[design/flow/run.sh]
#!/bin/bash
# the make line also repeats each setting of config.mk as NAME=value (left out here)
make -C /OpenROAD-flow-scripts/flow DESIGN_CONFIG=/design/flow/config.mk WORK_HOME=/design/flow/orfs CLKGATE_MAP_FILE= finish
[design/flow/config.mk]
export PLATFORM = sky130hd
export DESIGN_NAME = alu_top
export DESIGN_NICKNAME = alu_top
export VERILOG_FILES = /design/flow/design.v
export SDC_FILE = /design/flow/constraint.sdc
export NUM_CORES = 4
export LEC_CHECK = 0
export CAP_MARGIN = 5
export CORE_MARGIN = 2
export CORE_UTILIZATION = 72
export SETUP_SLACK_MARGIN = -0.63
export SLEW_MARGIN = 20
[design/flow/constraint.sdc]
create_clock -name core_clock -period 8.91 [get_ports {clk}]
set_input_delay 1.7820 -clock core_clock [delete_from_list [all_inputs] [get_ports {clk}]]
set_output_delay 1.7820 -clock core_clock [all_outputs]
set_load 0.01 [all_outputs]
[design/flow/design.v]
module alu_top (
    input             clk,
    input      [7:0]  a_in,
    input      [7:0]  b_in,
    input      [3:0]  command_in,
    input             oe,
    output reg [15:0] d_out
);
    reg [7:0] a_q, b_q;
    reg [3:0] cmd_q;
    reg       oe_q;
    wire [15:0] alu_out;
    always @(posedge clk) begin
        a_q   <= a_in;
        b_q   <= b_in;
        cmd_q <= command_in;
        oe_q  <= oe;
        d_out <= alu_out;
    end
    alu u_alu (.a_in(a_q), .b_in(b_q), .command_in(cmd_q), .oe(oe_q), .d_out(alu_out));
endmodule

module alu ( input [7:0]a_in,b_in,input [3:0]command_in,input oe,output [15:0]d_out);
	parameter 	ADD = 4'b0000,
				INC = 4'b0001,
				SUB =  4'b0010,
				DEC = 4'b0011,
				MUL = 4'b0100,
				DIV = 4'b0101,
				SHL = 4'b0110,
				SHR = 4'b0111,
				AND = 4'b1000,
				OR = 4'b1001,
				INV = 4'b1010,
				NAND = 4'b1011,
				NOR = 4'b1100,
				XOR = 4'b1101,
				XNOR = 4'b1110,
				BUF = 4'b1111;
	reg [15:0] out;
	always@(command_in,a_in,b_in)
		begin
			case(command_in)
				ADD : out = a_in+b_in;
				INC : out = a_in+1'b1;
				SUB : out = a_in-b_in;
				DEC : out = a_in-1'b1;
				MUL : out = a_in*b_in;
				DIV : out = (b_in == 8'd0) ? 16'hFFFF : a_in/b_in;
				SHL : out = a_in<<1;
				SHR : out = a_in>>1;
				AND : out = a_in&&b_in;
				OR : out = a_in||b_in;
				INV : out = !(a_in);
				NAND : out = ~(a_in&b_in);
				NOR : out = ~(a_in|b_in);
				XOR : out = a_in^b_in;
				XNOR : out = a_in~^b_in;
				BUF : out = a_in;
			endcase
		end
	assign d_out = (oe) ? out : 16'h0000;
endmodule  
==> flow_summary.ini, run 1 <==
; flow metrics
[run_status]
status = did not finish
stop_stage = clock tree synthesis (4_1_cts)
tool.error = [ERROR DPL-0038] Utilization greater than 100%, impossible to legalize

[floorplan]
chipArea_um2 = 14800
die_w_um = 122
rows = 42
fp_util = 0.744
die_height_um = 122
core-area_um2 = 13400
io_pins = 38

[yosys]
top_area_frac = 0.217
edf_count = 0
ys_types = 96
top_cells_by_count = ha_1 (173), nor2_1 (139), nand2_1 (118)
synth_area_um2 = 9960
synth_seq_share = 0.0743
ys_sh_simple = 0.221
top_area_cell = ha_1
ys_top_logic_family = adder cells
synthTopCellsByArea = ha_1 (22%), fa_1 (7.6%), dfxtp_1 (7.4%)
synthArstFlopShare = 0
yosysChipArea_um2 = 9960
most_common_cell = ha_1
ys_sh_xor = 0.0615
yosys.area_share.aoi = 0.241
avgSynthCellArea_um2 = 7.59
ys_cells = 1313
mux_area_frac = 0.0512
synth_adder_area_share = 0.295
ff_type = dfxtp_1
synth_flops = 37
netlist_instances = 1313
yosysWarnings = 2

[placement]
hpwl_um = 33400
place.port_buffers = 37
dp_slack_ns = -14.49
globalplace.congestion = 1.14
[stage by stage]
step | instances | hold WS (ns) | cell area (um^2)
3_3_place_gp | 1777 | 0.614 | 13000
3_5_place_dp | 1777 | 0.645 | 13000
2_1_floorplan | 1320 | 0.602 | 10500
==> run 2: changes to the inputs <==
Settings changed: ABC_AREA set to 0, CAP_MARGIN 5 to 10, CELL_PAD_IN_SITES_GLOBAL_PLACEMENT set to 1, CORE_ASPECT_RATIO set to 1.94, CORE_UTILIZATION 72 to 22, HOLD_SLACK_MARGIN set to -0.04, MIN_ROUTING_LAYER set to met1, PLACE_DENSITY_LB_ADDON set to 0.17, SETUP_SLACK_MARGIN -0.63 to unset, SLEW_MARGIN 20 to 15, TNS_END_PERCENT set to 45.
Clock period 8.91 ns to 31.8 ns, I/O delays scaled along.
==> run 2 against run 1 <==
Compared with the run above:
- now clean on timing, DRC and antenna
- synthesized cell count stayed put
- die area went up to 3.2 times the previous value
- synthesized area stayed put
==> flow_summary.ini, run 2 <==
; generated from flow reports
[setup_path]
worstSetupEndpoint = d_out[0]
arrival_ns = 29.19
criticalPathCategory = flip-flop to flip-flop
regToRegSetupSlack_ns = 2.80
crit_cells = 118
cp_max_fo = 17
max_stage_delay_ns = 0.69
crit_family = AND-OR/OR-AND gates
reg2reg_depth = 118
crit_top_cell = o21a_1
critical_path_buf_inv_count = 5
startpoint = b_q[2]
r2r-start = b_q[2]
critPathLaunchType = flip-flop
crit_path_top_delay_cell = a41oi_1
required_ns = 31.98
end_kind = flip-flop
reg2reg_to = d_out[0]

[routing]
avgRoutedWirePerCell_um = 21.5
diodes = 0
vias = 9843
ant_nets = 0
finalWirelength_um = 42100
via_per_inst = 5.03
drc_errors = 0
first_pass_iters = 5
drt-initial-drc-count = 346

[grt]
grt_pass1_vias = 10480
grt_max_degree = 37
grt_pass1_wl_um = 63400
grt_overflow_total = 0
antenna_found_initial = 0
grt.total_usage = 0.182

[cells_and_area]
final_cell_area_um2 = 11300
area_growth_pct = 13.7
num-nets-final = 1582
final_cells = 1955
fillers = 5014

[sta]
skew_ns = 0.00236
setup_viol = 0
drv_slew = 0
worst_pin_slew_ns = 1.03
fin_crit_sh = 0.912
slew_headroom = 0.306
hold_violations = 0
fin_crit_ns = 29.00
max_freq_mhz = 34.5
setup-tns-final_ns = 0
rsz0062_at_grt = no
setup_ws_ns = 2.80
timing.hold.ws_ns = 0.685

[yosys]
netlist_instances = 1313
top_cells_by_count = ha_1 (173), nor2_1 (139), nand2_1 (118)
synthTopCellsByArea = ha_1 (22%), fa_1 (7.6%), dfxtp_1 (7.4%)
ys_sh_xor = 0.0615
ff_type = dfxtp_1
mux_area_frac = 0.0512
ys_sh_simple = 0.221
synthArstFlopShare = 0
edf_count = 0
synth_adder_area_share = 0.295
synth_seq_share = 0.0743
yosysChipArea_um2 = 9960
synth_area_um2 = 9960
yosys.area_share.aoi = 0.241
top_area_cell = ha_1
ys_top_logic_family = adder cells
ys_types = 96
synth_flops = 37
top_area_frac = 0.217
most_common_cell = ha_1
avgSynthCellArea_um2 = 7.59
ys_cells = 1313
yosysWarnings = 2

[cts]
cts_buffers = 5
h-tree-depth = 2
clk_root_buffer_cell = clkbuf_16
clk_latency_ns = 0.30
post-cts-setup-buffers = 0
clk_pin_slew_worst_paths_ns = 0.07
cts_resized = 0
cts_tree = yes
postCtsHoldBufs = 0
clock-sinks = 37
cts_buffer_depth = 2

[placement]
dpl_cell_area_um2 = 11200
hpwl_um = 34100
place_inst = 1947
globalplace.congestion = 0.815
place.port_buffers = 37
dp_slack_ns = 2.84

[min_path]
hold_start = oe_q
whs_path_depth = 2
hold_path.class = flip-flop to flip-flop
min_delay_worst_endpoint = d_out[5]

[job]
cap_violations = 0
warning_count = 47

[floorplan]
fp_util = 0.223
die_height_um = 300
chipArea_um2 = 47100
die_w_um = 157
core-area_um2 = 44700
rows = 108
io_pins = 38

[run_status]
status = timing/DRC/antenna clean
==> run 2: per-stage QoR <==
step                      utilization
final                           0.253
after CTS                       0.253
after global placement          0.250
after floorplan                     -
after detailed placement        0.250
after global routing            0.253
==> run 2: layer usage <==
metal  wire, um  up-vias  GRT usage
li1           -     4794          -
met1      14200     4789      0.167
met2      24400      165      0.372
met3        716       95     0.0138
met4       2870        0      0.111
met5          0        -          0
==> run 2: final cells by class <==
type                            instances  area, um^2  share of cell area
Tap cell                              605         757              0.0668
Clock buffer                            7         153              0.0135
Multi-Input combinational cell       1139        8700               0.768
Sequential cell                        37         741              0.0654
Timing Repair Buffer                   66         588              0.0519
Clock inverter                          1        8.76            0.000773
Inverter                              100         375              0.0331
==> run 3: changes to the inputs <==
Settings changed: ABC_AREA 0 to unset, CAP_MARGIN 10 to 40, CELL_PAD_IN_SITES_GLOBAL_PLACEMENT 1 to unset, CORE_ASPECT_RATIO 1.94 to unset, CORE_UTILIZATION 22 to 72, HOLD_SLACK_MARGIN -0.04 to unset, MIN_ROUTING_LAYER met1 to unset, PLACE_DENSITY set to 0.64, PLACE_DENSITY_LB_ADDON 0.17 to unset, SETUP_SLACK_MARGIN set to -1.37, SLEW_MARGIN 15 to 20, TNS_END_PERCENT 45 to 5.
Clock period 31.8 ns to 22.3 ns, I/O delays scaled along.
==> run 3 against run 2 <==
Compared with the run above:
- flip-flop count unchanged
- non-clock buffer count grew 96
- die area shrank 69%
- cell count down 17%
- largest cell class unchanged
- now fails the layout checks on negative setup slack
- critical path depth down 1
- worst hold slack lost 0.0099 ns
- critical path type unchanged
==> flow_summary.ini, run 3 <==
; generated from flow reports
[job]
warning_count = 50
cap_violations = 0

[placement]
place.port_buffers = 37
dpl_cell_area_um2 = 11400
hpwl_um = 23600
globalplace.congestion = 0.973

[floorplan]
chipArea_um2 = 14800
rows = 42
core-area_um2 = 13400
fp_util = 0.744
io_pins = 38
die_w_um = 122
die_height_um = 122

[yosys]
ys_types = 96
synth_seq_share = 0.0743
ys_sh_xor = 0.0615
ys_cells = 1313
top_area_cell = ha_1
yosysChipArea_um2 = 9960
ff_type = dfxtp_1
most_common_cell = ha_1
edf_count = 0
ys_sh_simple = 0.221
yosysWarnings = 2
mux_area_frac = 0.0512
avgSynthCellArea_um2 = 7.59
synth_adder_area_share = 0.295
top_area_frac = 0.217
yosys.area_share.aoi = 0.241
synthTopCellsByArea = ha_1 (22%), fa_1 (7.6%), dfxtp_1 (7.4%)
synth_area_um2 = 9960
synthArstFlopShare = 0
top_cells_by_count = ha_1 (173), nor2_1 (139), nand2_1 (118)
synth_flops = 37
netlist_instances = 1313
ys_top_logic_family = adder cells

[setup_path]
regToRegSetupSlack_ns = -1.44
r2r-start = b_q[2]
reg2reg_depth = 117
criticalPathCategory = flip-flop to flip-flop
end_kind = flip-flop
worstSetupEndpoint = d_out[0]
startpoint = b_q[2]
crit_top_cell = o21a_1
max_stage_delay_ns = 0.48
crit_path_top_delay_cell = o41a_4
critical_path_buf_inv_count = 6
crit_family = AND-OR/OR-AND gates
cp_max_fo = 8
crit_cells = 117
reg2reg_to = d_out[0]
required_ns = 22.47
arrival_ns = 23.92
critPathLaunchType = flip-flop

[sta]
fin_crit_sh = 1.06
slew_headroom = 0.406
fin_crit_ns = 23.74
rsz0062_at_grt = yes
drv_slew = 0
skew_ns = 0.00742
hold_violations = 0
setup_ws_ns = -1.44
max_freq_mhz = 42.1
worst_pin_slew_ns = 0.882
timing.hold.ws_ns = 0.675
setup_viol = 1

[routing]
ant_nets = 0
first_pass_iters = 11
vias = 11764
avgRoutedWirePerCell_um = 22.6
drt-initial-drc-count = 1734
via_per_inst = 7.25
finalWirelength_um = 36600
drc_errors = 0

[cts]
cts_buffer_depth = 2
clk_pin_slew_worst_paths_ns = 0.06
clock-sinks = 37
clk_root_buffer_cell = clkbuf_16
clk_latency_ns = 0.30
h-tree-depth = 2
cts_buffers = 5
cts_tree = yes

[cells_and_area]
area_growth_pct = 21.2
final_cell_area_um2 = 12100
num-nets-final = 1678
fillers = 643

[grt]
grt_overflow_total = 0
grt.total_usage = 0.435
grt_pass1_wl_um = 51600
antenna_found_initial = 1
grt_max_degree = 37
grt_pass1_vias = 10613

[min_path]
hold_start = oe_q
min_delay_worst_endpoint = d_out[6]
hold_path.class = flip-flop to flip-flop
whs_path_depth = 1

[run_status]
status = complete, but fails checks
so_faults = negative setup slack
-- run 3: area by class of cell --
class	instances	area, um^2	share of cell area
flip-flops and latches	37	747	0.0618
repair buffers	162	1320	0.109
inverters	100	390	0.0323
multi-input cells	1139	9230	0.764
clock buffers	7	143	0.0118
well taps	176	220	0.0182
diodes	1	2.50	0.000207
clock inverters	1	30.0	0.00249
-- run 3: per-stage QoR --
stage               setup TNS, ns   util  setup slack, ns  instances
finish                      -1.44  0.901            -1.44       1623
global route                -3.36  0.901            -2.46       1622
CTS                        -0.851  0.861           -0.851       1598
detailed placement         -0.739  0.848           -0.739       1590
global placement                0  0.846            0.110       1588
floorplan                   -1.36      -            -1.36       1320
-- run 3: metal layers --
layer	wire, um	part of all wire	global-route usage
met2	15600	0.43	0.684
met1	13000	0.36	0.539
met3	4720	0.13	0.113
met4	3220	0.088	0.251
met5	0	0	0
-- run 3: what timing repair did --
item,in CTS,in global routing
buffers inserted,0,24
setup endpoints to repair,0,1
hold buffers,0,0
resized,0,66
==> run 4: changes to the inputs <==
Settings changed: ABC_AREA set to 1, CAP_MARGIN 40 to 20, CORE_UTILIZATION 72 to 68, CTS_CLUSTER_DIAMETER set to 269, PLACE_DENSITY 0.64 to 0.39, SETUP_SLACK_MARGIN -1.37 to unset, TNS_END_PERCENT 5 to unset.
Clock period 22.3 ns to 27.6 ns, I/O delays scaled along.
==> run 4 against run 3 <==
Compared with the run above:
- now clean on timing, DRC and antenna
- critical path type unchanged
- worst hold slack got worse by 0.076 ns
- clock skew fell by 0.00067 ns
- global-route usage fell by 8.2 points
==> flow_summary.ini, run 4 <==
; generated from flow reports
[placement]
place.port_buffers = 37
globalplace.congestion = 1.03
place_inst = 1809
hpwl_um = 22200

[cts]
clk_pin_slew_worst_paths_ns = 0.06
clk_root_buffer_cell = clkbuf_16
clk_latency_ns = 0.29
cts_tree = yes
clock-sinks = 37
cts_buffer_depth = 2
postCtsHoldBufs = 0
cts_buffers = 5
h-tree-depth = 2

[min_path]
whs_path_depth = 2
min_delay_worst_endpoint = d_out[9]
hold_path.class = flip-flop to flip-flop
hold_start = oe_q

[cells_and_area]
num-nets-final = 1893
fillers = 1205
area_growth_pct = 11.2
final_cells = 1845

[yosys]
ff_type = dfxtp_1
most_common_cell = nand2_1
edf_count = 0
synth_seq_share = 0.0725
top_cells_by_count = nand2_1 (380), inv_1 (281), ha_1 (173)
ys_sh_xor = 0.0557
ys_sh_simple = 0.304
yosysWarnings = 2
avgSynthCellArea_um2 = 6.40
ys_cells = 1597
synth_flops = 37
mux_area_frac = 0
synth_area_um2 = 10200
synthTopCellsByArea = ha_1 (21%), nand2_1 (14%), inv_1 (10%)
ys_types = 60
synth_adder_area_share = 0.286
ys_top_logic_family = simple AND/OR/NAND/NOR gates
synthArstFlopShare = 0
netlist_instances = 1597
top_area_cell = ha_1
top_area_frac = 0.212
yosysChipArea_um2 = 10200
yosys.area_share.aoi = 0.155

[sta]
worst_pin_slew_ns = 0.868
drv_slew = 0
fin_crit_sh = 0.921
setup-tns-final_ns = 0
fin_crit_ns = 25.42
slew_headroom = 0.420
skew_ns = 0.00675
hold_violations = 0
max_freq_mhz = 39.3
setup_viol = 0

[floorplan]
die_w_um = 127
die_height_um = 127
core-area_um2 = 14600
fp_util = 0.700
io_pins = 38
chipArea_um2 = 16000
rows = 44

[setup_path]
crit_family = AND-OR/OR-AND gates
crit_top_cell = nand2_1
crit_path_top_delay_cell = dfxtp_2
reg2reg_to = d_out[0]
regToRegSetupSlack_ns = 2.18
critPathLaunchType = flip-flop
startpoint = b_q[1]
arrival_ns = 25.58
critical_path_buf_inv_count = 27
cp_max_fo = 16
worstSetupEndpoint = d_out[0]
required_ns = 27.77
r2r-start = b_q[1]
reg2reg_depth = 184
max_stage_delay_ns = 0.40
criticalPathCategory = flip-flop to flip-flop
crit_cells = 184
end_kind = flip-flop

[grt]
grt_pass1_vias = 9651
antenna_found_initial = 0
grt_overflow_total = 0
grt_pass1_wl_um = 46500
grt_max_degree = 19
grt.total_usage = 0.353

[routing]
via_per_inst = 5.74
ant_nets = 0
diodes = 0
drt-initial-drc-count = 1032
vias = 10597
finalWirelength_um = 28800
first_pass_iters = 6
drc_errors = 0
avgRoutedWirePerCell_um = 15.6

[job]
cap_violations = 0
warning_count = 49

[run_status]
status = timing/DRC/antenna clean
[run 4: what timing repair did]
item,4_1_cts,5_1_grt
endpoints found under the hold margin,0,0
setup buffers,0,27
setup endpoints to repair,0,2
resized,0,49
[run 4: cell type report]
type / count / area (um^2) / share of cell area
clock inverter: 1 / 5.00 / 0.000441
timing repair buffer: 79 / 698 / 0.0615
tap: 184 / 230 / 0.0203
multi-input combinational: 1237 / 8360 / 0.736
inverter: 300 / 1160 / 0.102
clock buffer: 7 / 153 / 0.0134
sequential: 37 / 748 / 0.0659
[run 4: through the flow]
| step | worst slack [ns] | hold WS, ns | utilization | area [um^2] |
|---|---|---|---|---|
| finish | 2.18 | 0.599 | 0.779 | 11400 |
| global route | -0.256 | 0.613 | 0.779 | 11400 |
| CTS | 0.455 | 0.580 | 0.751 | 11000 |
| detailed placement | 0.564 | 0.565 | 0.740 | 10800 |
| global placement | 1.69 | 0.540 | 0.740 | 10800 |
| floorplan | 2.63 | 0.438 | - | 10200 |
[run 4: layer usage]
| metal | vias up | global-route usage | part of all wire | wire, um |
|---|---|---|---|---|
| met5 | - | 0 | 0 | 0 |
| met4 | 0 | 0.0957 | 0.029 | 824 |
| met3 | 81 | 0.0447 | 0.086 | 2480 |
| met2 | 467 | 0.580 | 0.45 | 12900 |
| met1 | 4768 | 0.488 | 0.44 | 12600 |
| li1 | 5281 | - | - | - |
==> run 5: changes to the inputs <==
Settings changed: CAP_MARGIN 20 to 15, CTS_CLUSTER_SIZE set to 100, SETUP_SLACK_MARGIN set to 1.88, TNS_END_PERCENT set to 10.
Clock period 27.6 ns to 13.6 ns, I/O delays scaled along.
==> run 5 against run 4 <==
Compared with the run above:
- the flow now stops in global routing (5_1_grt)
- die area stayed put
- synthesized cell count stayed put
- synthesized area stayed put
==> flow_summary.ini, run 5 <==
; flow metrics
[yosys]
ys_top_logic_family = simple AND/OR/NAND/NOR gates
yosys.area_share.aoi = 0.155
edf_count = 0
synth_area_um2 = 10200
top_area_cell = ha_1
synth_seq_share = 0.0725
ys_cells = 1597
ys_types = 60
top_area_frac = 0.212
synthTopCellsByArea = ha_1 (21%), nand2_1 (14%), inv_1 (10%)
ys_sh_xor = 0.0557
avgSynthCellArea_um2 = 6.40
top_cells_by_count = nand2_1 (380), inv_1 (281), ha_1 (173)
synth_adder_area_share = 0.286
mux_area_frac = 0
synthArstFlopShare = 0
most_common_cell = nand2_1
netlist_instances = 1597
yosysChipArea_um2 = 10200
yosysWarnings = 2
ys_sh_simple = 0.304
ff_type = dfxtp_1
synth_flops = 37

[cts]
clk_root_buffer_cell = clkbuf_16
cts_buffer_depth = 2
postCtsHoldBufs = 0
clock-sinks = 37
h-tree-depth = 2
cts_buffers = 5

[floorplan]
die_w_um = 127
die_height_um = 127
rows = 44
chipArea_um2 = 16000
io_pins = 38
core-area_um2 = 14600
fp_util = 0.700

[run_status]
status = did not finish
tool.error = [ERROR GRT-0116] Global routing finished with congestion. Check the congestion regions in the DRC Viewer.
stop_stage = global routing (5_1_grt)

[grt]
grt.total_usage = 0.766
grt_overflow_total = 74

[placement]
place.port_buffers = 37
hpwl_um = 30600
globalplace.congestion = 1.02
dpl_cell_area_um2 = 13400
place_inst = 2120
==> run 5: per-stage QoR <==
step	worst slack, ns	hold WS [ns]
floorplan	-9.59	0.438
global placement	-8.23	0.494
detailed placement	-10.17	0.503
CTS	-8.96	0.517
==> run 5: routing by layer <==
| metal | track usage | GRT overflow |
|---|---|---|
| met3 | 0.595 | 2 |
| met2 | 0.963 | 33 |
| met4 | 0.833 | 39 |
| met1 | 0.735 | 0 |
| met5 | 0.133 | 0 |
==> run 5: what timing repair did <==
item | in CTS
buffers inserted | 36
pin swaps | 50
setup endpoints to repair | 7
resized | 66
gates cloned | 2
==> run 6: changes to the inputs <==
Settings changed: ABC_AREA 1 to 0, CAP_MARGIN 15 to 0, CELL_PAD_IN_SITES_DETAIL_PLACEMENT set to 2, CELL_PAD_IN_SITES_GLOBAL_PLACEMENT set to 1, CORE_ASPECT_RATIO set to 0.98, CORE_MARGIN 2 to 10, CORE_UTILIZATION 68 to 55, CTS_CLUSTER_DIAMETER 269 to 137, CTS_CLUSTER_SIZE 100 to 82, GPL_ROUTABILITY_DRIVEN set to 1, GPL_TIMING_DRIVEN set to 0, HOLD_SLACK_MARGIN set to 0.07, MAX_ROUTING_LAYER set to met5, PLACE_DENSITY 0.39 to unset, SETUP_SLACK_MARGIN 1.88 to 2.69, SLEW_MARGIN 20 to 40, TNS_END_PERCENT 10 to 90.
Clock period 13.6 ns to 27.1 ns, I/O delays scaled along.
==> run 6 against run 5 <==
Compared with the run above:
- the flow stops in detailed placement (3_5_place_dp)
- synthesized cell count shrank 18%
- die area grew 49%
- synthesized area shrank 2.5%
==> flow_summary.ini, run 6 <==
; flow metrics
[run_status]
status = did not finish
stop_stage = detailed placement (3_5_place_dp)
tool.error = [ERROR DPL-0033] detailed placement checks failed during check placement.

[floorplan]
rows = 48
die_w_um = 156
die_height_um = 153
fp_util = 0.562
io_pins = 38
core-area_um2 = 17700
chipArea_um2 = 23900

[placement]
place.port_buffers = 37
globalplace.congestion = 0.988

[yosys]
most_common_cell = ha_1
top_area_frac = 0.217
yosysWarnings = 2
yosys.area_share.aoi = 0.241
synth_flops = 37
synth_adder_area_share = 0.295
avgSynthCellArea_um2 = 7.59
synthTopCellsByArea = ha_1 (22%), fa_1 (7.6%), dfxtp_1 (7.4%)
mux_area_frac = 0.0512
top_cells_by_count = ha_1 (173), nor2_1 (139), nand2_1 (118)
ff_type = dfxtp_1
ys_sh_xor = 0.0615
netlist_instances = 1313
ys_types = 96
top_area_cell = ha_1
synth_area_um2 = 9960
synthArstFlopShare = 0
ys_cells = 1313
yosysChipArea_um2 = 9960
edf_count = 0
ys_top_logic_family = adder cells
synth_seq_share = 0.0743
ys_sh_simple = 0.221
[run 6: through the flow]
| stage | setup slack, ns | TNS (ns) |
|---|---|---|
| after floorplan | 2.71 | 0 |
| after global placement | -1.37 | -1.37 |
==> run 7: changes to the inputs <==
Settings changed: ABC_AREA 0 to unset, CAP_MARGIN 0 to 40, CELL_PAD_IN_SITES_DETAIL_PLACEMENT 2 to unset, CELL_PAD_IN_SITES_GLOBAL_PLACEMENT 1 to unset, CORE_ASPECT_RATIO 0.98 to unset, CORE_MARGIN 10 to 2, CORE_UTILIZATION 55 to 68, CTS_CLUSTER_DIAMETER 137 to unset, CTS_CLUSTER_SIZE 82 to unset, GPL_ROUTABILITY_DRIVEN 1 to unset, GPL_TIMING_DRIVEN 0 to unset, HOLD_SLACK_MARGIN 0.07 to 0.29, MAX_ROUTING_LAYER met5 to unset, SETUP_SLACK_MARGIN 2.69 to -0.7, SLEW_MARGIN 40 to 20, TNS_END_PERCENT 90 to 5.
Clock period 27.1 ns to 21.3 ns, I/O delays scaled along.
==> run 7 against run 6 <==
Compared with the run above:
- now fails the layout checks on negative setup slack
- synthesized cell count did not move
- synthesized area did not move
- die area down 35%
==> flow_summary.ini, run 7 <==
; generated from flow reports
[run_status]
status = complete, but fails checks
so_faults = negative setup slack

[setup_path]
required_ns = 21.47
startpoint = b_q[0]
reg2reg_to = d_out[0]
end_kind = flip-flop
arrival_ns = 24.36
r2r-start = b_q[0]
reg2reg_depth = 125
max_stage_delay_ns = 0.54
crit_cells = 125
crit_path_top_delay_cell = o41ai_4
crit_family = AND-OR/OR-AND gates
critical_path_buf_inv_count = 9
cp_max_fo = 8
criticalPathCategory = flip-flop to flip-flop
regToRegSetupSlack_ns = -2.88
worstSetupEndpoint = d_out[0]
crit_top_cell = o21a_1
critPathLaunchType = flip-flop

[sta]
rsz0062_at_grt = yes
timing.hold.ws_ns = 0.662
max_freq_mhz = 41.3
setup_ws_ns = -2.88
skew_ns = 0.00655
fin_crit_ns = 24.18
setup-tns-final_ns = -4.44
slew_headroom = 0.269
fin_crit_sh = 1.14
worst_pin_slew_ns = 1.09
drv_slew = 0
setup_viol = 2
hold_violations = 0

[yosys]
ys_types = 96
most_common_cell = ha_1
synth_seq_share = 0.0743
mux_area_frac = 0.0512
synthTopCellsByArea = ha_1 (22%), fa_1 (7.6%), dfxtp_1 (7.4%)
ys_sh_xor = 0.0615
top_area_cell = ha_1
synth_adder_area_share = 0.295
top_area_frac = 0.217
ys_sh_simple = 0.221
ys_cells = 1313
yosysWarnings = 2
synth_area_um2 = 9960
synth_flops = 37
edf_count = 0
ff_type = dfxtp_1
top_cells_by_count = ha_1 (173), nor2_1 (139), nand2_1 (118)
yosysChipArea_um2 = 9960
yosys.area_share.aoi = 0.241
netlist_instances = 1313
ys_top_logic_family = adder cells
synthArstFlopShare = 0
avgSynthCellArea_um2 = 7.59

[routing]
finalWirelength_um = 42900
ant_nets = 0
drc_errors = 0
vias = 12856
drt-initial-drc-count = 1990
avgRoutedWirePerCell_um = 24.1
first_pass_iters = 9
via_per_inst = 7.21

[cts]
clk_pin_slew_worst_paths_ns = 0.06
cts_buffers = 5
postCtsHoldBufs = 0
cts_tree = yes
clk_root_buffer_cell = clkbuf_16
cts_buffer_depth = 2
clk_latency_ns = 0.29
h-tree-depth = 2
clock-sinks = 37

[cells_and_area]
num-nets-final = 1829
final_cells = 1782
area_growth_pct = 32.8
final_util = 0.917

[floorplan]
chipArea_um2 = 15600
die_w_um = 125
io_pins = 38
rows = 44
fp_util = 0.691
core-area_um2 = 14400
die_height_um = 125

[placement]
hpwl_um = 25800
place.port_buffers = 37
place_inst = 1739
globalplace.congestion = 0.978

[min_path]
min_delay_worst_endpoint = d_out[8]
whs_path_depth = 2
hold_path.class = flip-flop to flip-flop
hold_start = oe_q

[job]
warning_count = 52
cap_violations = 0

[grt]
grt_max_degree = 37
grt.total_usage = 0.465
grt_pass1_wl_um = 60200
grt_overflow_total = 0
antenna_found_initial = 2
grt_pass1_vias = 12418
==> run 7: routing by layer <==
metal | vias to the layer above | global-route usage | part of all wire | wire length (um)
met5 | - | 0 | 0 | 0
met4 | 0 | 0.301 | 0.10 | 4290
met3 | 531 | 0.0911 | 0.14 | 5930
met2 | 1293 | 0.791 | 0.43 | 18600
met1 | 5745 | 0.534 | 0.33 | 14000
li1 | 5287 | - | - | -
==> run 7: layout make-up <==
class,instances,area [um^2]
diodes,1,2.50
clock buffers,5,125
clock inverters,3,17.5
fillers,619,1190
inverters,100,390
multi-input cells,1139,9270
flip-flops and latches,37,752
well taps,184,230
repair buffers,313,2440
==> run 7: stage by stage <==
step / setup WS (ns) / area (um^2)
after floorplan: -1.96 / 10400
after global placement: -0.354 / 12600
after detailed placement: -1.38 / 12600
after CTS: -0.971 / 13100
after global routing: -3.82 / 13200
final: -2.88 / 13200
==> run 7: timing repair <==
item | CTS | global route
gates resized | 30 | 15
endpoints found under the hold margin | 0 | 0
pin swaps | 30 | 19
endpoints found under the setup margin | 1 | 2
buffers inserted | 24 | 12
==> run 8: changes to the inputs <==
Settings changed: ABC_AREA set to 0, CAP_MARGIN 40 to 15, CORE_ASPECT_RATIO set to 0.87, CORE_UTILIZATION 68 to 46, CTS_CLUSTER_DIAMETER set to 396, GPL_TIMING_DRIVEN set to 0, HOLD_SLACK_MARGIN 0.29 to unset, SETUP_SLACK_MARGIN -0.7 to 2.69, SLEW_MARGIN 20 to 40, TNS_END_PERCENT 5 to unset.
Clock period 21.3 ns to 16.9 ns, I/O delays scaled along.
==> run 8 against run 7 <==
Compared with the run above:
- still fails the layout checks on negative setup slack
- flip-flop count unchanged
- cell count grew 3.9%
- synthesized area unchanged
- fmax grew 3.0%
- register-to-register slack got worse by 3.7 ns
- wire length fell by 17%
==> flow_summary.ini, run 8 <==
; generated from flow reports
[run_status]
status = complete, but fails checks
so_faults = negative setup slack

[routing]
drt-initial-drc-count = 869
ant_nets = 0
avgRoutedWirePerCell_um = 19.2
finalWirelength_um = 35600
via_per_inst = 5.90
vias = 10932
first_pass_iters = 7
diodes = 0
drc_errors = 0

[cells_and_area]
fillers = 1847
regArea_um2 = 753
final_cells = 1852
logic_area_um2 = 9860
area_growth_pct = 38.3
num-nets-final = 1798

[setup_path]
criticalPathCategory = flip-flop to flip-flop
critPathLaunchType = flip-flop
crit_cells = 131
crit_path_top_delay_cell = a2111oi_4
startpoint = b_q[1]
max_stage_delay_ns = 0.45
r2r-start = b_q[1]
reg2reg_depth = 131
critical_path_buf_inv_count = 27
crit_family = AND-OR/OR-AND gates
worstSetupEndpoint = d_out[0]
regToRegSetupSlack_ns = -6.57
arrival_ns = 23.64
required_ns = 17.07
reg2reg_to = d_out[0]
crit_top_cell = o21a_1
cp_max_fo = 10
end_kind = flip-flop

[job]
cap_violations = 0
warning_count = 50

[yosys]
mux_area_frac = 0.0512
ys_sh_simple = 0.221
synth_adder_area_share = 0.295
top_area_cell = ha_1
ff_type = dfxtp_1
top_cells_by_count = ha_1 (173), nor2_1 (139), nand2_1 (118)
ys_types = 96
ys_top_logic_family = adder cells
synth_seq_share = 0.0743
ys_sh_xor = 0.0615
edf_count = 0
most_common_cell = ha_1
yosysChipArea_um2 = 9960
top_area_frac = 0.217
synthTopCellsByArea = ha_1 (22%), fa_1 (7.6%), dfxtp_1 (7.4%)
yosysWarnings = 2
synth_flops = 37
synth_area_um2 = 9960
yosys.area_share.aoi = 0.241
ys_cells = 1313
netlist_instances = 1313
avgSynthCellArea_um2 = 7.59
synthArstFlopShare = 0

[grt]
grt.total_usage = 0.301
grt_overflow_total = 0
antenna_found_initial = 0
grt_max_degree = 21
grt_pass1_wl_um = 54900
grt_pass1_vias = 10347

[floorplan]
core-area_um2 = 21400
io_pins = 38
die_height_um = 141
chipArea_um2 = 22900
fp_util = 0.466
die_w_um = 162
rows = 50

[sta]
fin_crit_sh = 1.39
setup_viol = 4
fin_crit_ns = 23.47
slew_headroom = 0.435
setup_ws_ns = -6.57
hold_violations = 0
skew_ns = 0.0162
max_freq_mhz = 42.6
rsz0062_at_grt = yes
worst_pin_slew_ns = 0.843
drv_slew = 0
setup-tns-final_ns = -16.68

[cts]
cts_tree = yes
clk_root_buffer_cell = clkbuf_16
h-tree-depth = 2
postCtsHoldBufs = 0
cts_buffer_depth = 2
cts_buffers = 5
clock-sinks = 37
clk_latency_ns = 0.30
clk_pin_slew_worst_paths_ns = 0.08

[min_path]
min_delay_worst_endpoint = d_out[8]
whs_path_depth = 3
hold_path.class = flip-flop to flip-flop
hold_start = oe_q

[placement]
place.port_buffers = 37
globalplace.congestion = 0.956
place_inst = 1643
hpwl_um = 23500
==> run 8: repair_timing <==
item	CTS	global route
gates resized	95	54
gates cloned	5	0
setup buffers	153	43
pin swaps	73	77
endpoints found under the setup margin	6	5
==> run 8: cell type report <==
class | instances | area share
multi-input cells | 1139 | 0.716
flip-flops and latches | 37 | 0.0547
well taps | 286 | 0.0260
repair buffers | 235 | 0.143
inverters | 100 | 0.0283
repair inverters | 3 | 0.00109
plain buffers | 44 | 0.0200
clock buffers | 6 | 0.0101
clock inverters | 2 | 0.000999
==> run 8: routing by layer <==
layer | share of wire | wire length [um] | track usage
met1 | 0.46 | 16400 | 0.418
met2 | 0.46 | 16400 | 0.503
met3 | 0.060 | 2150 | 0.0327
met4 | 0.020 | 708 | 0.0703
met5 | 0 | 0 | 0
==> run 8: through the flow <==
step | worst slack (ns) | instance area (um^2) | utilization | hold WS (ns)
floorplan | -6.23 | 10500 | - | 0.602
global placement | -9.44 | 11200 | 0.525 | 0.747
detailed placement | -9.63 | 11300 | 0.526 | 0.739
CTS | -5.95 | 13200 | 0.616 | 0.748
global route | -7.43 | 13800 | 0.644 | 0.822
finish | -6.57 | 13800 | 0.644 | 0.738
==> run 9: changes to the inputs <==
Settings changed: ABC_AREA 0 to 1, CAP_MARGIN 15 to 20, CORE_ASPECT_RATIO 0.87 to unset, CORE_UTILIZATION 46 to 57, CTS_CLUSTER_DIAMETER 396 to unset, GPL_TIMING_DRIVEN 0 to unset, SETUP_SLACK_MARGIN 2.69 to unset, SLEW_MARGIN 40 to 20.
Clock period 16.9 ns to 13.8 ns, I/O delays scaled along.
==> run 9 against run 8 <==
Compared with the run above:
- the flow now stops in global routing (5_1_grt)
- synthesized area grew 2.5%
- synthesized cell count grew 22%
- die area shrank 17%
==> flow_summary.ini, run 9 <==
; flow metrics
[floorplan]
core-area_um2 = 17400
die_w_um = 138
rows = 48
die_height_um = 138
fp_util = 0.587
chipArea_um2 = 19000
io_pins = 38

[yosys]
ys_top_logic_family = simple AND/OR/NAND/NOR gates
ys_sh_xor = 0.0557
top_cells_by_count = nand2_1 (380), inv_1 (281), ha_1 (173)
mux_area_frac = 0
synthTopCellsByArea = ha_1 (21%), nand2_1 (14%), inv_1 (10%)
top_area_frac = 0.212
most_common_cell = nand2_1
synth_flops = 37
netlist_instances = 1597
edf_count = 0
yosysChipArea_um2 = 10200
avgSynthCellArea_um2 = 6.40
ys_sh_simple = 0.304
ys_types = 60
synth_adder_area_share = 0.286
synth_area_um2 = 10200
yosys.area_share.aoi = 0.155
ff_type = dfxtp_1
yosysWarnings = 2
top_area_cell = ha_1
ys_cells = 1597
synth_seq_share = 0.0725
synthArstFlopShare = 0

[cts]
clk_root_buffer_cell = clkbuf_16
h-tree-depth = 2
clock-sinks = 37
postCtsHoldBufs = 0
cts_buffers = 5
cts_buffer_depth = 2

[placement]
place.port_buffers = 37
dp_slack_ns = -8.95
globalplace.congestion = 1.05
hpwl_um = 26400

[run_status]
status = did not finish
tool.error = [ERROR DPL-0038] Utilization greater than 100%, impossible to legalize
stop_stage = global routing (5_1_grt)
## run 9: repair_timing
item                                    4_1_cts
cloned                                        3
endpoints found under the setup margin        6
pin swaps                                   127
buffers inserted                            221
resized                                     154
## run 9: through the flow
step	setup TNS (ns)	hold WS, ns	instance area [um^2]	instances
after floorplan	-29.41	0.438	10600	1604
after global placement	-25.14	0.513	13600	2168
after detailed placement	-29.44	0.517	13600	2168
after CTS	-23.64	0.530	16100	2399
==> run 10: changes to the inputs <==
Settings changed: CORE_UTILIZATION 57 to 68, CTS_CLUSTER_DIAMETER set to 48, SETUP_SLACK_MARGIN set to 1.54.
Clock period 13.8 ns to 24.0 ns, I/O delays scaled along.
==> run 10 against run 9 <==
Compared with the run above:
- now fails the layout checks on negative setup slack
- die area down 16%
- synthesized area is the same
- synthesized cell count did not move
==> flow_summary.ini, run 10 <==
; generated from flow reports
[routing]
drc_errors = 0
vias = 12870
diodes = 0
first_pass_iters = 11
via_per_inst = 6.61
avgRoutedWirePerCell_um = 21.0
drt-initial-drc-count = 1696
ant_nets = 0
finalWirelength_um = 40900

[sta]
slew_headroom = 0.325
fin_crit_sh = 1.06
worst_pin_slew_ns = 1.01
max_freq_mhz = 39.3
setup-tns-final_ns = -1.47
rsz0062_at_grt = yes
drv_slew = 0
hold_violations = 0
setup_viol = 2
setup_ws_ns = -1.46
skew_ns = 0.0121
fin_crit_ns = 25.46

[yosys]
yosysWarnings = 2
ys_cells = 1597
most_common_cell = nand2_1
edf_count = 0
avgSynthCellArea_um2 = 6.40
top_area_cell = ha_1
synth_seq_share = 0.0725
top_cells_by_count = nand2_1 (380), inv_1 (281), ha_1 (173)
ys_top_logic_family = simple AND/OR/NAND/NOR gates
ys_types = 60
synth_area_um2 = 10200
yosysChipArea_um2 = 10200
synthTopCellsByArea = ha_1 (21%), nand2_1 (14%), inv_1 (10%)
ff_type = dfxtp_1
ys_sh_xor = 0.0557
netlist_instances = 1597
mux_area_frac = 0
synth_flops = 37
synthArstFlopShare = 0
top_area_frac = 0.212
ys_sh_simple = 0.304
yosys.area_share.aoi = 0.155
synth_adder_area_share = 0.286

[setup_path]
crit_path_top_delay_cell = dfxtp_1
criticalPathCategory = flip-flop to flip-flop
cp_max_fo = 8
startpoint = b_q[7]
crit_cells = 184
arrival_ns = 25.63
reg2reg_to = d_out[0]
worstSetupEndpoint = d_out[0]
required_ns = 24.17
end_kind = flip-flop
max_stage_delay_ns = 0.45
critical_path_buf_inv_count = 20
r2r-start = b_q[7]
crit_family = simple AND/OR/NAND/NOR gates
critPathLaunchType = flip-flop
crit_top_cell = nand2_1
regToRegSetupSlack_ns = -1.46
reg2reg_depth = 184

[min_path]
hold_path.class = flip-flop to flip-flop
hold_start = oe_q
whs_path_depth = 2
min_delay_worst_endpoint = d_out[9]

[placement]
hpwl_um = 22800
dpl_cell_area_um2 = 11200
globalplace.congestion = 0.963
place_inst = 1833
place.port_buffers = 37

[cts]
cts_buffers = 5
clk_pin_slew_worst_paths_ns = 0.06
clk_latency_ns = 0.30
h-tree-depth = 2
cts_tree = yes
postCtsHoldBufs = 0
cts_buffer_depth = 2
clk_root_buffer_cell = clkbuf_16
clock-sinks = 37

[floorplan]
core-area_um2 = 14600
chipArea_um2 = 16000
rows = 44
die_w_um = 127
fp_util = 0.700
io_pins = 38
die_height_um = 127

[run_status]
status = complete, but fails checks
so_faults = negative setup slack

[grt]
grt.total_usage = 0.386
grt_max_degree = 19
grt_pass1_wl_um = 51000
antenna_found_initial = 0
grt_overflow_total = 0
grt_pass1_vias = 10793

[cells_and_area]
final_cells = 1947
final_cell_area_um2 = 12900
area_growth_pct = 26.6
num-nets-final = 1995

[job]
warning_count = 51
cap_violations = 0
-- run 10: what timing repair did --
action                                  CTS  global route
resized                                  52           135
pin swaps                                49           123
endpoints found under the setup margin    2             2
gates cloned                              3             0
buffers inserted                         41            62
-- run 10: final cells by class --
cell class	count	area, um^2
Sequential cell	37	748
Tap cell	184	230
Fill cell	715	1660
Clock inverter	1	30.0
Timing Repair inverter	2	13.8
Multi-Input combinational cell	1237	9120
Inverter	300	1200
Clock buffer	7	143
Timing Repair Buffer	179	1450
-- run 10: stage by stage --
step	hold WS (ns)	setup WS (ns)	util
floorplan	0.438	0.807	-
global route	0.586	-2.20	0.886
global placement	0.519	0.669	0.769
CTS	0.553	1.55	0.818
finish	0.593	-1.46	0.886
detailed placement	0.542	-0.177	0.769
-- run 10: routing by layer --
| layer | routed length, um | global-route usage | up-vias |
|---|---|---|---|
| met2 | 17400 | 0.628 | 1190 |
| met5 | 0 | 0 | - |
| met4 | 3650 | 0.168 | 0 |
| li1 | - | - | 5488 |
| met1 | 14300 | 0.502 | 5753 |
| met3 | 5530 | 0.0709 | 439 |
==> run 11: changes to the inputs <==
Settings changed: CAP_MARGIN 20 to 15, CORE_ASPECT_RATIO set to 0.87, CORE_UTILIZATION 68 to 33, CTS_CLUSTER_DIAMETER 48 to 137, CTS_CLUSTER_SIZE set to 99, GPL_TIMING_DRIVEN set to 0, SETUP_SLACK_MARGIN 1.54 to 2.69, SLEW_MARGIN 20 to 5, TNS_END_PERCENT set to 20.
Clock period 24.0 ns to 16.9 ns, I/O delays scaled along.
==> run 11 against run 10 <==
Compared with the run above:
- the layout still fails its checks (negative setup slack)
- worst hold slack better by 0.070 ns
- non-clock buffer count rose by 144
- count of clock-buffer cells in the layout stayed put
- sequential share of layout area fell by 0.69 points
- worst setup slack lost 5.5 ns
==> flow_summary.ini, run 11 <==
; generated from flow reports
[run_status]
status = complete, but fails checks
so_faults = negative setup slack

[cts]
cts_buffer_depth = 2
clock-sinks = 37
clk_root_buffer_cell = clkbuf_16
postCtsHoldBufs = 0
h-tree-depth = 2
cts_tree = yes
clk_pin_slew_worst_paths_ns = 0.07
clk_latency_ns = 0.31
cts_buffers = 5

[grt]
gr-usage-met1 = 0.283
grt_max_degree = 19
grt_use_met3 = 0.0375
grt_overflow_total = 0
grt_pass1_vias = 10803
met2_usage = 0.345
grt_pass1_wl_um = 54300
antenna_found_initial = 0
busiest_layer = met2
grt.total_usage = 0.210

[setup_path]
criticalPathCategory = flip-flop to flip-flop
arrival_ns = 24.03
critPathLaunchType = flip-flop
crit_path_top_delay_cell = dfxtp_4
required_ns = 17.09
regToRegSetupSlack_ns = -6.94
end_kind = flip-flop
r2r-start = b_q[0]
crit_top_cell = buf_4
crit_family = simple AND/OR/NAND/NOR gates
cp_max_fo = 8
critical_path_buf_inv_count = 47
max_stage_delay_ns = 0.37
worstSetupEndpoint = d_out[0]
reg2reg_depth = 186
crit_cells = 186
startpoint = b_q[0]
reg2reg_to = d_out[0]

[sta]
skew_ns = 0.00934
fin_crit_sh = 1.41
worst_pin_slew_ns = 1.06
slew_headroom = 0.291
fin_crit_ns = 23.84
setup-tns-final_ns = -18.07
drv_slew = 0
rsz0062_at_grt = yes
max_freq_mhz = 41.9
setup_ws_ns = -6.94
setup_viol = 4
timing.hold.ws_ns = 0.663
hold_violations = 0

[yosys]
ff_type = dfxtp_1
synth_adder_area_share = 0.286
most_common_cell = nand2_1
edf_count = 0
synthTopCellsByArea = ha_1 (21%), nand2_1 (14%), inv_1 (10%)
yosysWarnings = 2
ys_types = 60
avgSynthCellArea_um2 = 6.40
ys_sh_simple = 0.304
synth_seq_share = 0.0725
synth_flops = 37
ys_top_logic_family = simple AND/OR/NAND/NOR gates
yosys.area_share.aoi = 0.155
ys_sh_xor = 0.0557
top_cells_by_count = nand2_1 (380), inv_1 (281), ha_1 (173)
synth_area_um2 = 10200
top_area_cell = ha_1
netlist_instances = 1597
synthArstFlopShare = 0
yosysChipArea_um2 = 10200
mux_area_frac = 0
ys_cells = 1597
top_area_frac = 0.212

[floorplan]
fp_util = 0.333
rows = 60
io_pins = 38
die_w_um = 193
core-area_um2 = 30700
die_height_um = 168
chipArea_um2 = 32400

[cells_and_area]
area_growth_pct = 43.9
fillers = 2881
num-nets-final = 2138
final_cell_area_um2 = 14700

[placement]
hpwl_um = 24300
dpl_cell_area_um2 = 11400
place.port_buffers = 37
globalplace.congestion = 0.943

[routing]
diodes = 0
vias = 11578
via_per_inst = 5.01
avgRoutedWirePerCell_um = 15.7
drc_errors = 0
first_pass_iters = 7
ant_nets = 0
finalWirelength_um = 36200
drt-initial-drc-count = 874

[min_path]
hold_path.class = flip-flop to flip-flop
whs_path_depth = 2
hold_start = oe_q
min_delay_worst_endpoint = d_out[7]

[job]
cap_violations = 0
warning_count = 50
[run 11: timing repair]
| action | in CTS | in global routing |
|---|---|---|
| pin swaps | 123 | 162 |
| gates resized | 127 | 143 |
| cloned | 4 | 1 |
| setup buffers | 190 | 62 |
| setup endpoints to repair | 6 | 6 |
[run 11: cell type report]
cell class | count | area, um^2 | share of cell area
Multi-Input combinational cell | 1237 | 9430 | 0.641
Timing Repair Buffer | 292 | 2360 | 0.160
Inverter | 300 | 1210 | 0.0827
Sequential cell | 37 | 749 | 0.0510
Tap cell | 403 | 504 | 0.0343
Buffer | 31 | 265 | 0.0180
Clock buffer | 7 | 143 | 0.00971
Clock inverter | 1 | 30.0 | 0.00204
Timing Repair inverter | 1 | 7.51 | 0.000511
[run 11: per-layer routing]
metal / up-vias / wire, um
met5: - / 0
li1: 5777 / -
met3: 73 / 2030
met2: 339 / 16800
met1: 5389 / 16500
met4: 0 / 880
[run 11: through the flow]
stage / setup WS (ns) / cells / utilization
floorplan: -6.29 / 1604 / -
global placement: -9.88 / 2044 / 0.372
detailed placement: -10.18 / 2044 / 0.372
CTS: -6.30 / 2246 / 0.443
global route: -8.20 / 2309 / 0.479
finish: -6.94 / 2309 / 0.479
==> run 12: changes to the inputs <==
Settings changed: CAP_MARGIN 15 to 5, CORE_UTILIZATION 33 to 72, CTS_CLUSTER_DIAMETER 137 to 354, CTS_CLUSTER_SIZE 99 to unset, GPL_TIMING_DRIVEN 0 to unset, SETUP_SLACK_MARGIN 2.69 to -1.49, SLEW_MARGIN 5 to 40, TNS_END_PERCENT 20 to unset.
Clock period 16.9 ns to 20.3 ns, I/O delays scaled along.
==> run 12 against run 11 <==
Compared with the run above:
- the flow now stops in clock tree synthesis (4_1_cts)
- die area shrank 53%
- synthesized cell count unchanged
- synthesized area stayed put
==> flow_summary.ini, run 12 <==
; flow metrics
[floorplan]
fp_util = 0.740
io_pins = 38
die_w_um = 132
die_height_um = 115
rows = 40
core-area_um2 = 13800
chipArea_um2 = 15200

[yosys]
synthTopCellsByArea = ha_1 (21%), nand2_1 (14%), inv_1 (10%)
synth_flops = 37
edf_count = 0
mux_area_frac = 0
ys_top_logic_family = simple AND/OR/NAND/NOR gates
synth_adder_area_share = 0.286
yosys.area_share.aoi = 0.155
synthArstFlopShare = 0
ys_sh_simple = 0.304
ys_types = 60
netlist_instances = 1597
top_area_cell = ha_1
yosysWarnings = 2
avgSynthCellArea_um2 = 6.40
ys_sh_xor = 0.0557
ff_type = dfxtp_1
synth_seq_share = 0.0725
synth_area_um2 = 10200
top_area_frac = 0.212
yosysChipArea_um2 = 10200
top_cells_by_count = nand2_1 (380), inv_1 (281), ha_1 (173)
ys_cells = 1597
most_common_cell = nand2_1

[run_status]
tool.error = [ERROR DPL-0038] Utilization greater than 100%, impossible to legalize
stop_stage = clock tree synthesis (4_1_cts)
status = did not finish

[placement]
place.port_buffers = 37
dp_slack_ns = -3.90
hpwl_um = 33700
dpl_cell_area_um2 = 13200
globalplace.congestion = 1.11
-- run 12: stage by stage --
| step | hold WS [ns] | cells | setup TNS [ns] |
|---|---|---|---|
| 2_1_floorplan | 0.438 | 1604 | -4.13 |
| 3_3_place_gp | 0.500 | 2101 | -1.88 |
| 3_5_place_dp | 0.518 | 2101 | -6.64 |
==> run 13: changes to the inputs <==
Settings changed: ABC_AREA 1 to 0, CAP_MARGIN 5 to 25, CORE_UTILIZATION 72 to 55, CTS_CLUSTER_DIAMETER 354 to 137, GPL_ROUTABILITY_DRIVEN set to 0, GPL_TIMING_DRIVEN set to 0, HOLD_SLACK_MARGIN set to 0.07, SETUP_SLACK_MARGIN -1.49 to 2.69, TNS_END_PERCENT set to 80.
Clock period 20.3 ns to 16.9 ns, I/O delays scaled along.
==> run 13 against run 12 <==
Compared with the run above:
- now fails the layout checks on negative setup slack
- synthesized cell count is 18% lower
- die area rose by 27%
- synthesized area fell by 2.5%
==> flow_summary.ini, run 13 <==
; generated from flow reports
[setup_path]
criticalPathCategory = flip-flop to flip-flop
regToRegSetupSlack_ns = -7.04
critPathLaunchType = flip-flop
cp_max_fo = 8
crit_family = AND-OR/OR-AND gates
crit_cells = 150
arrival_ns = 24.10
crit_path_top_delay_cell = a311o_1
worstSetupEndpoint = d_out[0]
required_ns = 17.07
r2r-start = b_q[0]
max_stage_delay_ns = 0.40
reg2reg_to = d_out[0]
reg2reg_depth = 150
end_kind = flip-flop
critical_path_buf_inv_count = 56
crit_top_cell = buf_4
startpoint = b_q[0]

[placement]
dp_slack_ns = -9.64
place.port_buffers = 37
place_inst = 1592
hpwl_um = 22600
dpl_cell_area_um2 = 11200

[floorplan]
fp_util = 0.565
io_pins = 38
chipArea_um2 = 19200
rows = 45
die_w_um = 148
die_height_um = 130
core-area_um2 = 17600

[sta]
rsz0062_at_grt = yes
fin_crit_sh = 1.42
slew_headroom = 0.307
fin_crit_ns = 23.94
skew_ns = 0.0100
setup_viol = 4
max_freq_mhz = 41.8
drv_slew = 0
hold_violations = 0
worst_pin_slew_ns = 1.04
setup_ws_ns = -7.04

[grt]
antenna_found_initial = 0
grt.total_usage = 0.356
grt_max_degree = 21
grt_overflow_total = 0
grt_pass1_vias = 10602
grt_pass1_wl_um = 54400

[yosys]
yosysChipArea_um2 = 9960
synth_flops = 37
top_area_cell = ha_1
yosys.area_share.aoi = 0.241
top_cells_by_count = ha_1 (173), nor2_1 (139), nand2_1 (118)
ys_sh_xor = 0.0615
synth_seq_share = 0.0743
ys_top_logic_family = adder cells
edf_count = 0
ff_type = dfxtp_1
netlist_instances = 1313
most_common_cell = ha_1
synth_adder_area_share = 0.295
mux_area_frac = 0.0512
synthTopCellsByArea = ha_1 (22%), fa_1 (7.6%), dfxtp_1 (7.4%)
synth_area_um2 = 9960
yosysWarnings = 2
synthArstFlopShare = 0
ys_cells = 1313
ys_types = 96
top_area_frac = 0.217
avgSynthCellArea_um2 = 7.59
ys_sh_simple = 0.221

[min_path]
hold_start = oe_q
whs_path_depth = 3
hold_path.class = flip-flop to flip-flop
min_delay_worst_endpoint = d_out[0]

[routing]
first_pass_iters = 7
via_per_inst = 6.30
vias = 11318
drt-met1-wl_um = 14900
wl_met3_um = 3540
drc_errors = 0
diodes = 0
dr.max_layer_used = met4
avgRoutedWirePerCell_um = 20.0
ant_nets = 0
drt-initial-drc-count = 1128
wl_met2_um = 16200
finalWirelength_um = 35900

[run_status]
so_faults = negative setup slack
status = complete, but fails checks

[cells_and_area]
area_growth_pct = 35.6
num-nets-final = 1793
final_cells = 1796
final_util = 0.767
final_cell_area_um2 = 13500
fillers = 1288

[cts]
cts_tree = yes
clk_latency_ns = 0.29
clock-sinks = 37
h-tree-depth = 2
clk_root_buffer_cell = clkbuf_16
cts_buffer_depth = 2
clk_pin_slew_worst_paths_ns = 0.06
cts_buffers = 5

[job]
warning_count = 52
cap_violations = 0
## run 13: through the flow
step                hold WS [ns]  setup TNS (ns)
finish                     0.839          -18.24
global placement           0.819          -27.02
floorplan                  0.602          -14.28
global route               0.887          -20.84
detailed placement         0.818          -27.50
CTS                        0.840          -15.47
## run 13: layout make-up
class	count	area [um^2]	share of cell area
multi-input cells	1139	9730	0.720
repair buffers	230	1910	0.141
clock inverters	2	15.0	0.00111
repair inverters	3	15.0	0.00111
plain buffers	44	277	0.0205
inverters	100	390	0.0289
flip-flops and latches	37	753	0.0557
well taps	235	294	0.0218
clock buffers	6	129	0.00954
## run 13: per-layer routing
layer	GRT usage	vias to the layer above
met3	0.0599	144
li1	-	5226
met2	0.584	651
met1	0.475	5297
met4	0.127	0
met5	0	-
## run 13: timing repair
item | 4_1_cts | 5_1_grt
setup buffers | 157 | 36
gates cloned | 3 | 0
pin swaps | 100 | 91
hold buffers | 0 | 0
setup endpoints to repair | 6 | 5
gates resized | 78 | 53
==> run 14: changes to the inputs <==
Settings changed: ABC_AREA 0 to unset, CAP_MARGIN 25 to 20, CELL_PAD_IN_SITES_DETAIL_PLACEMENT set to 1, CELL_PAD_IN_SITES_GLOBAL_PLACEMENT set to 3, CORE_ASPECT_RATIO 0.87 to 0.78, CORE_MARGIN 2 to 4, CORE_UTILIZATION 55 to 37, CTS_CLUSTER_DIAMETER 137 to unset, CTS_CLUSTER_SIZE set to 32, GPL_ROUTABILITY_DRIVEN 0 to unset, GPL_TIMING_DRIVEN 0 to unset, HOLD_SLACK_MARGIN 0.07 to unset, PLACE_DENSITY set to 0.44, SETUP_SLACK_MARGIN 2.69 to -0.81, SLEW_MARGIN 40 to 30, TNS_END_PERCENT 80 to unset.
Clock period 16.9 ns to 25.6 ns, I/O delays scaled along.
==> run 14 against run 13 <==
Compared with the run above:
- synthesized area stayed put
- count of clock-buffer cells in the layout is 2 higher
- synthesized cell count stayed put
- wire length is 10% higher
- via count is 11% lower
- the run now finishes clean
- critical path depth is 33 lower
- clock skew is 0.0012 ns lower
- cell count is 2.7% lower
- cell area is 15% lower
==> flow_summary.ini, run 14 <==
; generated from flow reports
[run_status]
status = timing/DRC/antenna clean

[sta]
drv_slew = 0
max_freq_mhz = 40.2
hold_violations = 0
slew_headroom = 0.400
fin_crit_sh = 0.971
setup-tns-final_ns = 0
setup_viol = 0
timing.hold.ws_ns = 0.687
worst_pin_slew_ns = 0.893
fin_crit_ns = 24.85
skew_ns = 0.00878

[placement]
globalplace.congestion = 0.882
place.port_buffers = 37
hpwl_um = 31300
dpl_cell_area_um2 = 11100

[cells_and_area]
area_growth_pct = 15.8
final_util = 0.440
final_cell_area_um2 = 11500
num-nets-final = 1628

[yosys]
synth_seq_share = 0.0743
ys_top_logic_family = adder cells
ys_types = 96
yosysWarnings = 2
synth_flops = 37
synthTopCellsByArea = ha_1 (22%), fa_1 (7.6%), dfxtp_1 (7.4%)
ys_sh_xor = 0.0615
most_common_cell = ha_1
synthArstFlopShare = 0
mux_area_frac = 0.0512
top_area_frac = 0.217
ys_sh_simple = 0.221
yosysChipArea_um2 = 9960
edf_count = 0
yosys.area_share.aoi = 0.241
synth_area_um2 = 9960
top_cells_by_count = ha_1 (173), nor2_1 (139), nand2_1 (118)
ys_cells = 1313
top_area_cell = ha_1
synth_adder_area_share = 0.295
netlist_instances = 1313
avgSynthCellArea_um2 = 7.59
ff_type = dfxtp_1

[setup_path]
critPathLaunchType = flip-flop
crit_family = AND-OR/OR-AND gates
crit_cells = 117
crit_path_top_delay_cell = o41a_1
arrival_ns = 25.03
r2r-start = b_q[2]
reg2reg_depth = 117
criticalPathCategory = flip-flop to flip-flop
end_kind = flip-flop
crit_top_cell = o21a_1
cp_max_fo = 11
reg2reg_to = d_out[0]
max_stage_delay_ns = 0.51
startpoint = b_q[2]
regToRegSetupSlack_ns = 0.75
critical_path_buf_inv_count = 4
worstSetupEndpoint = d_out[0]
required_ns = 25.78

[cts]
clk_root_buffer_cell = clkbuf_16
cts_tree = yes
clk_pin_slew_worst_paths_ns = 0.06
clock-sinks = 37
cts_buffer_depth = 2
h-tree-depth = 2
clk_latency_ns = 0.30
cts_buffers = 5
postCtsHoldBufs = 0

[routing]
avgRoutedWirePerCell_um = 22.7
vias = 10102
drc_errors = 0
via_per_inst = 5.78
drt-initial-drc-count = 633
ant_nets = 0
diodes = 0
finalWirelength_um = 39700
first_pass_iters = 5

[job]
warning_count = 49
cap_violations = 0

[grt]
antenna_found_initial = 2
grt_max_degree = 37
grt_pass1_wl_um = 60600
grt.total_usage = 0.259
grt_pass1_vias = 9925
grt_overflow_total = 0

[min_path]
whs_path_depth = 1
hold_path.class = flip-flop to flip-flop
hold_start = oe_q
min_delay_worst_endpoint = d_out[6]

[floorplan]
rows = 52
core-area_um2 = 26200
chipArea_um2 = 29600
die_w_um = 194
fp_util = 0.380
die_height_um = 153
io_pins = 38
==> run 14: repair_timing <==
| action | in CTS | in global routing |
|---|---|---|
| setup endpoints to repair | 1 | 2 |
| resized | 1 | 42 |
| buffers inserted | 0 | 20 |
| pin swaps | 0 | 11 |
==> run 14: area by class of cell <==
type	instances	area, um^2
fillers	3225	14700
multi-input cells	1139	8910
repair buffers	112	946
flip-flops and latches	37	741
well taps	351	439
inverters	100	375
clock buffers	8	136
==> run 14: per-layer routing <==
| metal | wire (um) | up-vias | track usage |
|---|---|---|---|
| met5 | 0 | - | 0 |
| li1 | - | 4877 | - |
| met2 | 15500 | 220 | 0.363 |
| met4 | 350 | 0 | 0.0291 |
| met3 | 2170 | 24 | 0.0427 |
| met1 | 21600 | 4981 | 0.422 |
==> run 14: per-stage QoR <==
stage,setup slack [ns],instances
final,0.750,1747
after global routing,-1.05,1747
after CTS,-0.691,1728
after detailed placement,-0.755,1720
after global placement,0.118,1720
after floorplan,-0.375,1320
